==> inputs of tundra <==
Design GameModeEazy, start of the top module:
module GameModeEazy(
input wire clk,
input wire rst,
input wire load,
input wire [63:0] load_board,
input wire [3:0]btn,
input wire [3:0]mode,
output wire [63:0] num,
output wire [15:0] judge
    );
reg [63:0] num_reg; 
reg [63:0] num_reg_last;
reg [3:0]position_reg;
reg [1:0]count;
assign num = num_reg;
judge m0(.num(num),.judge(judge));
always @ (posedge clk)
if (rst) begin
	num_reg = 64'b0001000000000000000000000000000000000000000000000000000000010000;
	count = 2'b00;
end
else if (load) begin
	num_reg = load_board;
end
else if (mode==4'b0011) begin
	if (count==2'b11) count=2'b00; else count=count+1'b1;
	num_reg_last=num_reg;
		if (btn[0]==1)
		begin		
			if (num_reg[3:0]==4'b0000)
				begin
					num_reg[3:0]=num_reg[19:16];
					num_reg[19:16]=4'b0000;
				end
			if (num_reg[7:4]==4'b0000)
				begin
					num_reg[7:4]=num_reg[23:20];
					num_reg[23:20]=4'b0000;
				end	
			if (num_reg[11:8]==4'b0000)
				begin
					num_reg[11:8]=num_reg[27:24];
					num_reg[27:24]=4'b0000;
				end	
			if (num_reg[15:12]==4'b0000)
				begin
					num_reg[15:12]=num_reg[31:28];
					num_reg[31:28]=4'b0000;
				end	
			if (num_reg[19:16]==4'b0000)
				begin
					num_reg[19:16]=num_reg[35:32];
					num_reg[35:32]=4'b0000;
				end
			if (num_reg[23:20]==4'b0000)
				begin
					num_reg[23:20]=num_reg[39:36];
					num_reg[39:36]=4'b0000;
				end	
			if (num_reg[27:24]==4'b0000)
				begin
					num_reg[27:24]=num_reg[43:40];
					num_reg[43:40]=4'b0000;
				end	
			if (num_reg[31:28]==4'b0000)
				begin
					num_reg[31:28]=num_reg[47:44];
					num_reg[47:44]=4'b0000;
				end	
			if (num_reg[3:0]==4'b0000)
				begin
					num_reg[3:0]=num_reg[19:16];
					num_reg[19:16]=4'b0000;
				end
			if (num_reg[7:4]==4'b0000)
				begin
					num_reg[7:4]=num_reg[23:20];
					num_reg[23:20]=4'b0000;
				end	
			if (num_reg[11:8]==4'b0000)
				begin
					num_reg[11:8]=num_reg[27:24];
					num_reg[27:24]=4'b0000;
				end	
			if (num_reg[15:12]==4'b0000)
				begin
					num_reg[15:12]=num_reg[31:28];
					num_reg[31:28]=4'b0000;
				end	
			if (num_reg[35:32]==4'b0000)
				begin
  ...
export LEC_CHECK = 0
export CAP_MARGIN = 20
export CORE_MARGIN = 2
export CORE_UTILIZATION = 69
export CTS_CLUSTER_SIZE = 24
export SETUP_SLACK_MARGIN = 3.32
export SLEW_MARGIN = 20
create_clock -name core_clock -period 25.5 [get_ports {clk}]
run.sh (not shown) runs the stock make flow with config.mk's settings and CLKGATE_MAP_FILE=.
==> indigo (differences from tundra) <==
- CORE_UTILIZATION: 69 -> 72
- CTS_CLUSTER_SIZE: 24 -> 91
- GPL_ROUTABILITY_DRIVEN: default -> 1
- PLACE_DENSITY_LB_ADDON: default -> 0.22
- SETUP_SLACK_MARGIN: 3.32 -> 3.85
- TNS_END_PERCENT: default -> 5
==> flow/constraint.sdc (replaced) <==
create_clock -name core_clock -period 13.4 [get_ports {clk}]
set_input_delay 2.6800 -clock core_clock [delete_from_list [all_inputs] [get_ports {clk}]]
set_output_delay 2.6800 -clock core_clock [all_outputs]
set_load 0.01 [all_outputs]
==> comparison table <==
| item | indigo | tundra |
|---|---|---|
| Outcome | did not finish | did not finish |
| Last stage reached | detailed placement | global routing |
| Dominant register cell in the synthesized netlist | sky130_fd_sc_hd__dfxtp_1 | sky130_fd_sc_hd__dfxtp_1 |
| Yosys-reported design area after synthesis | 0.0450 mm^2 | 0.0450 mm^2 |
| Count of flip-flops with a built-in enable after synthesis | 3 | 3 |
| Row cnt | 91 | 93 |
| Number of nets at floorplan | 7016 | 7016 |
| Area of the mapped netlist | 0.0450 mm^2 | 0.0450 mm^2 |
| Die width | 254 um | 259 um |
| Height of the die | 254 um | 259 um |
| Area share of the largest cell type after synthesis | 0.0690 | 0.0690 |
| Core Area | 0.0617 mm^2 | 0.0645 mm^2 |
| Yosys warning count | 1 | 1 |
| RD Place Congestion | 1.43 | 1.41 |
| Share of the core filled by cells before placement | 0.729 | 0.698 |
| Total die area | 0.0645 mm^2 | 0.0673 mm^2 |
